==> inputs of build 57 <==
==> flow/design.v (excerpt) <==
module part2 (
    clear,
    clock,
    digit,
    digit_valid,
    end_of_line,
    total,
    line_result
);
Settings: LEC_CHECK=0, ABC_AREA=1, CAP_MARGIN=20, CELL_PAD_IN_SITES_DETAIL_PLACEMENT=1, CORE_ASPECT_RATIO=0.77, CORE_MARGIN=5, CORE_UTILIZATION=34, CTS_CLUSTER_DIAMETER=158, CTS_CLUSTER_SIZE=12, GPL_ROUTABILITY_DRIVEN=1, MAX_ROUTING_LAYER=met4, SLEW_MARGIN=20, TNS_END_PERCENT=65; clock period 5.9 ns.
run.sh (not shown) runs the stock make flow with config.mk's settings and CLKGATE_MAP_FILE=.
==> build 41: changes against build 57 <==
- ABC_AREA: 1 -> not set
- CELL_PAD_IN_SITES_DETAIL_PLACEMENT: 1 -> not set
- CORE_ASPECT_RATIO: 0.77 -> not set
- CORE_MARGIN: 5 -> 2
- CORE_UTILIZATION: 34 -> 66
- CTS_CLUSTER_DIAMETER: 158 -> not set
- CTS_CLUSTER_SIZE: 12 -> not set
- GPL_ROUTABILITY_DRIVEN: 1 -> not set
- MAX_ROUTING_LAYER: met4 -> not set
- TNS_END_PERCENT: 65 -> not set
==> flow/constraint.sdc (replaced) <==
create_clock -name core_clock -period 5.32 [get_ports {clock}]
set_input_delay 1.0640 -clock core_clock [delete_from_list [all_inputs] [get_ports {clock}]]
set_output_delay 1.0640 -clock core_clock [all_outputs]
set_load 0.01 [all_outputs]
==> results <==
	build 57	build 41
Die width	481.9 um	285.8 um
Total number of placement rows	133	103
Floorplan core area	170600 um^2	78870 um^2
Yosys top cell area share	0.2144	0.2384
Post-synthesis area per instance	6.161 um^2	7.950 um^2
Fraction of the mapped netlist area in simple logic gates	0.3323	0.2051
Multiplexer share of the synthesized area	0	0.01921
Sequential element share of the synthesized area	0.1456	0.1619
Most instantiated library cell after synthesis	sky130_fd_sc_hd__nand2_1	sky130_fd_sc_hd__ha_1
Post-place setup slack	-0.5955 ns	-1.474 ns
Number of buffers created by CTS	41	54
Area of the die	179900 um^2	81700 um^2
Synthesized netlist cell count	9464	6594
Yosys adder share	0.2223	0.2472
Outcome	timing/DRC/antenna clean	aborted with a tool error
Stage where the flow stopped	-	global routing (5_1_grt)

* * *

==> inputs of xenon <==
==> flow/design.v <==
module part2 (
    clear,
    clock,
    digit,
    digit_valid,
    end_of_line,
    total,
    line_result
);
    input clear;
    input clock;
    input [3:0] digit;
    input digit_valid;
    input end_of_line;
    output [63:0] total;
    output [47:0] line_result;
    wire [63:0] _205;
    wire [47:0] _38;
    wire [43:0] _196;
    wire [47:0] _197;
    wire [47:0] _193;
    wire [47:0] _186;
    wire [47:0] _172;
    wire [47:0] _158;
    wire [47:0] _144;
    wire [47:0] _130;
    wire [47:0] _116;
    wire [47:0] _102;
    wire [47:0] _88;
    wire [47:0] _74;
    wire [47:0] _60;
    wire vdd;
    wire _3;
    wire _5;
    wire [47:0] _49;
    wire [3:0] _7;
    wire [47:0] _45;
    wire _46;
    wire _47;
    wire [47:0] _50;
    wire [47:0] _52;
    wire [47:0] _8;
    reg [47:0] _43;
    wire [47:0] _9;
    wire [95:0] _57;
    wire [47:0] _58;
    wire [47:0] _61;
    wire _62;
    wire _63;
    wire [47:0] _64;
    wire [47:0] _66;
    wire [47:0] _10;
    reg [47:0] _55;
    wire [47:0] _11;
    wire [95:0] _71;
    wire [47:0] _72;
    wire [47:0] _75;
    wire _76;
    wire _77;
    wire [47:0] _78;
    wire [47:0] _80;
    wire [47:0] _12;
    reg [47:0] _69;
    wire [47:0] _13;
    wire [95:0] _85;
    wire [47:0] _86;
    wire [47:0] _89;
    wire _90;
    wire _91;
    wire [47:0] _92;
    wire [47:0] _94;
    wire [47:0] _14;
    reg [47:0] _83;
    wire [47:0] _15;
    wire [95:0] _99;
    wire [47:0] _100;
    wire [47:0] _103;
    wire _104;
    wire _105;
    wire [47:0] _106;
    wire [47:0] _108;
    wire [47:0] _16;
    reg [47:0] _97;
    wire [47:0] _17;
    wire [95:0] _113;
    wire [47:0] _114;
    wire [47:0] _117;
    wire _118;
    wire _119;
    wire [47:0] _120;
    wire [47:0] _122;
    wire [47:0] _18;
    reg [47:0] _111;
    wire [47:0] _19;
    wire [95:0] _127;
    wire [47:0] _128;
    wire [47:0] _131;
    wire _132;
    wire _133;
    wire [47:0] _134;
    wire [47:0] _136;
    wire [47:0] _20;
    reg [47:0] _125;
    wire [47:0] _21;
    wire [95:0] _141;
    wire [47:0] _142;
    wire [47:0] _145;
    wire _146;
    wire _147;
    wire [47:0] _148;
    wire [47:0] _150;
    wire [47:0] _22;
    reg [47:0] _139;
    wire [47:0] _23;
    wire [95:0] _155;
    wire [47:0] _156;
    wire [47:0] _159;
    wire _160;
    wire _161;
    wire [47:0] _162;
    wire [47:0] _164;
    wire [47:0] _24;
    reg [47:0] _153;
    wire [47:0] _25;
    wire [95:0] _169;
    wire [47:0] _170;
    wire [47:0] _173;
    wire _174;
    wire _175;
    wire [47:0] _176;
    wire [47:0] _178;
    wire [47:0] _26;
    reg [47:0] _167;
    wire [47:0] _27;
    wire [95:0] _183;
    wire [47:0] _184;
    wire [47:0] _187;
    wire _188;
    wire _189;
    wire [47:0] _190;
    wire [47:0] _192;
    wire [47:0] _28;
    reg [47:0] _181;
    wire [47:0] _29;
    wire [95:0] _194;
    wire [47:0] _195;
    wire [47:0] _198;
    wire _199;
    wire _31;
    wire _200;
    wire [47:0] _201;
    wire _33;
    wire [47:0] _203;
    wire [47:0] _34;
    reg [47:0] _40;
    wire [15:0] _207;
    wire [63:0] _208;
    wire [63:0] _209;
    wire [63:0] _35;
    reg [63:0] _206;
    assign _205 = 64'b0000000000000000000000000000000000000000000000000000000000000000;
    assign _38 = 48'b000000000000000000000000000000000000000000000000;
    assign _196 = 44'b00000000000000000000000000000000000000000000;
    assign _197 = { _196,
                    _7 };
    assign _193 = 48'b000000000000000000000000000000000000000000001010;
    assign _186 = { _196,
                    _7 };
    assign _172 = { _196,
                    _7 };
    assign _158 = { _196,
                    _7 };
    assign _144 = { _196,
                    _7 };
    assign _130 = { _196,
                    _7 };
    assign _116 = { _196,
                    _7 };
    assign _102 = { _196,
                    _7 };
    assign _88 = { _196,
                   _7 };
    assign _74 = { _196,
                   _7 };
    assign _60 = { _196,
                   _7 };
    assign vdd = 1'b1;
    assign _3 = clear;
    assign _5 = clock;
    assign _49 = { _196,
                   _7 };
    assign _7 = digit;
    assign _45 = { _196,
                   _7 };
    assign _46 = _43 < _45;
    assign _47 = _31 & _46;
    assign _50 = _47 ? _49 : _43;
    assign _52 = _33 ? _38 : _50;
    assign _8 = _52;
    always @(posedge _5) begin
        if (_3)
            _43 <= _38;
        else
            _43 <= _8;
    end
    assign _9 = _43;
    assign _57 = _9 * _193;
    assign _58 = _57[47:0];
    assign _61 = _58 + _60;
    assign _62 = _55 < _61;
    assign _63 = _31 & _62;
    assign _64 = _63 ? _61 : _55;
    assign _66 = _33 ? _38 : _64;
    assign _10 = _66;
    always @(posedge _5) begin
        if (_3)
            _55 <= _38;
        else
            _55 <= _10;
    end
    assign _11 = _55;
    assign _71 = _11 * _193;
    assign _72 = _71[47:0];
    assign _75 = _72 + _74;
    assign _76 = _69 < _75;
    assign _77 = _31 & _76;
    assign _78 = _77 ? _75 : _69;
    assign _80 = _33 ? _38 : _78;
    assign _12 = _80;
    always @(posedge _5) begin
        if (_3)
            _69 <= _38;
        else
            _69 <= _12;
    end
    assign _13 = _69;
    assign _85 = _13 * _193;
    assign _86 = _85[47:0];
    assign _89 = _86 + _88;
    assign _90 = _83 < _89;
    assign _91 = _31 & _90;
    assign _92 = _91 ? _89 : _83;
    assign _94 = _33 ? _38 : _92;
    assign _14 = _94;
    always @(posedge _5) begin
        if (_3)
            _83 <= _38;
        else
            _83 <= _14;
    end
    assign _15 = _83;
    assign _99 = _15 * _193;
    assign _100 = _99[47:0];
    assign _103 = _100 + _102;
    assign _104 = _97 < _103;
    assign _105 = _31 & _104;
    assign _106 = _105 ? _103 : _97;
    assign _108 = _33 ? _38 : _106;
    assign _16 = _108;
    always @(posedge _5) begin
        if (_3)
            _97 <= _38;
        else
            _97 <= _16;
    end
    assign _17 = _97;
    assign _113 = _17 * _193;
    assign _114 = _113[47:0];
    assign _117 = _114 + _116;
    assign _118 = _111 < _117;
    assign _119 = _31 & _118;
    assign _120 = _119 ? _117 : _111;
    assign _122 = _33 ? _38 : _120;
    assign _18 = _122;
    always @(posedge _5) begin
        if (_3)
            _111 <= _38;
        else
            _111 <= _18;
    end
    assign _19 = _111;
    assign _127 = _19 * _193;
    assign _128 = _127[47:0];
    assign _131 = _128 + _130;
    assign _132 = _125 < _131;
    assign _133 = _31 & _132;
    assign _134 = _133 ? _131 : _125;
    assign _136 = _33 ? _38 : _134;
    assign _20 = _136;
    always @(posedge _5) begin
        if (_3)
            _125 <= _38;
        else
            _125 <= _20;
    end
    assign _21 = _125;
    assign _141 = _21 * _193;
    assign _142 = _141[47:0];
    assign _145 = _142 + _144;
    assign _146 = _139 < _145;
    assign _147 = _31 & _146;
    assign _148 = _147 ? _145 : _139;
    assign _150 = _33 ? _38 : _148;
    assign _22 = _150;
    always @(posedge _5) begin
        if (_3)
            _139 <= _38;
        else
            _139 <= _22;
    end
    assign _23 = _139;
    assign _155 = _23 * _193;
    assign _156 = _155[47:0];
    assign _159 = _156 + _158;
    assign _160 = _153 < _159;
    assign _161 = _31 & _160;
    assign _162 = _161 ? _159 : _153;
    assign _164 = _33 ? _38 : _162;
    assign _24 = _164;
    always @(posedge _5) begin
        if (_3)
            _153 <= _38;
        else
            _153 <= _24;
    end
    assign _25 = _153;
    assign _169 = _25 * _193;
    assign _170 = _169[47:0];
    assign _173 = _170 + _172;
    assign _174 = _167 < _173;
    assign _175 = _31 & _174;
    assign _176 = _175 ? _173 : _167;
    assign _178 = _33 ? _38 : _176;
    assign _26 = _178;
    always @(posedge _5) begin
        if (_3)
            _167 <= _38;
        else
            _167 <= _26;
    end
    assign _27 = _167;
    assign _183 = _27 * _193;
    assign _184 = _183[47:0];
    assign _187 = _184 + _186;
    assign _188 = _181 < _187;
    assign _189 = _31 & _188;
    assign _190 = _189 ? _187 : _181;
    assign _192 = _33 ? _38 : _190;
    assign _28 = _192;
    always @(posedge _5) begin
        if (_3)
            _181 <= _38;
        else
            _181 <= _28;
    end
    assign _29 = _181;
    assign _194 = _29 * _193;
    assign _195 = _194[47:0];
    assign _198 = _195 + _197;
    assign _199 = _40 < _198;
    assign _31 = digit_valid;
    assign _200 = _31 & _199;
    assign _201 = _200 ? _198 : _40;
    assign _33 = end_of_line;
    assign _203 = _33 ? _38 : _201;
    assign _34 = _203;
    always @(posedge _5) begin
        if (_3)
            _40 <= _38;
        else
            _40 <= _34;
    end
    assign _207 = 16'b0000000000000000;
    assign _208 = { _207,
                    _40 };
    assign _209 = _206 + _208;
    assign _35 = _209;
    always @(posedge _5) begin
        if (_3)
            _206 <= _205;
        else
            if (_33)
                _206 <= _35;
    end
    assign total = _206;
    assign line_result = _40;
endmodule
==> flow/run.sh <==
#!/bin/bash
# the make line also repeats each setting of config.mk as NAME=value (left out here)
make -C /OpenROAD-flow-scripts/flow DESIGN_CONFIG=/design/flow/config.mk WORK_HOME=/design/flow/orfs CLKGATE_MAP_FILE= finish
==> flow/config.mk <==
export PLATFORM = sky130hd
export DESIGN_NAME = part2
export DESIGN_NICKNAME = part2
export VERILOG_FILES = /design/flow/design.v
export SDC_FILE = /design/flow/constraint.sdc
export NUM_CORES = 4
export LEC_CHECK = 0
export CAP_MARGIN = 20
export CELL_PAD_IN_SITES_DETAIL_PLACEMENT = 0
export CORE_MARGIN = 2
export CORE_UTILIZATION = 66
export CTS_CLUSTER_DIAMETER = 61
export MAX_ROUTING_LAYER = met4
export MIN_ROUTING_LAYER = met1
export SETUP_SLACK_MARGIN = 1.42
export SLEW_MARGIN = 20
==> flow/constraint.sdc <==
create_clock -name core_clock -period 6.65 [get_ports {clock}]
set_input_delay 1.3300 -clock core_clock [delete_from_list [all_inputs] [get_ports {clock}]]
set_output_delay 1.3300 -clock core_clock [all_outputs]
set_load 0.01 [all_outputs]
==> inputs of violet, as changes to xenon <==
Settings changed: CORE_UTILIZATION 66 to 57, SETUP_SLACK_MARGIN 1.42 to not set.
==> inputs of maple, as changes to xenon <==
Settings changed: ABC_AREA set to 1, CAP_MARGIN 20 to 10, CELL_PAD_IN_SITES_DETAIL_PLACEMENT 0 to not set, CORE_UTILIZATION 66 to 72, CTS_CLUSTER_DIAMETER 61 to not set, MAX_ROUTING_LAYER met4 to not set, MIN_ROUTING_LAYER met1 to not set, PLACE_DENSITY set to 0.4, SETUP_SLACK_MARGIN 1.42 to 0.21.
==> flow/constraint.sdc (replaced) <==
create_clock -name core_clock -period 7.09 [get_ports {clock}]
set_input_delay 1.4180 -clock core_clock [delete_from_list [all_inputs] [get_ports {clock}]]
set_output_delay 1.4180 -clock core_clock [all_outputs]
set_load 0.01 [all_outputs]
==> results <==
item                                                                            violet                    maple                    xenon
Number of ordinary and repair buffers in the finished layout                       464                      150                      452
Drt initial violations                                                            3121                     6005                     4151
Chip height                                                                     307 um                   289 um                   286 um
Filler instances                                                                  8147                     6402                     5101
Count of inserted antenna diode cells                                                2                        3                        1
Fraction of area in multi-input gates                                            71.4%                    70.9%                    72.9%
Switching power summed over all nets                                           7.02 mW                  8.42 mW                  7.77 mW
Run status                                                     complete, no violations  complete, no violations  complete, no violations
Path depth of the worst reg2reg path                                                28                       31                       29
Worst endpoint required time                                                   7.20 ns                  7.57 ns                  7.19 ns
Gate count after technology mapping                                               6594                     9464                     6594
Share of the clock period used by the worst path after layout                    97.9%                    91.7%                    94.8%
Cell area after synthesis                                                   52400 um^2               58300 um^2               52400 um^2
Routed wire length on met3                                                     6320 um                 16100 um                  8420 um
Combinational group share of total power                                         55.1%                    60.3%                    60.2%
Yosys simple share                                                               20.5%                    33.2%                    20.5%
Worst min-delay path startpoint                                  _181[47]$_SDFFE_PP0P_     _206[0]$_SDFFE_PP0P_    _206[31]$_SDFFE_PP0P_
Launching instance or port of the critical path                   _181[3]$_SDFFE_PP0P_                 digit[1]     _181[3]$_SDFFE_PP0P_
Most frequent cell on the critical path                                         a21o_1                  nand2_1                   a21o_1
Setup repair after global routing missed its margin                                  -                       no                      yes
Clock skew                                                                   0.0248 ns                0.0364 ns                0.0235 ns
Clk pin slew, worst setup/hold paths                                           0.05 ns                  0.06 ns                  0.06 ns
Power and IR drop assume default switching activity.
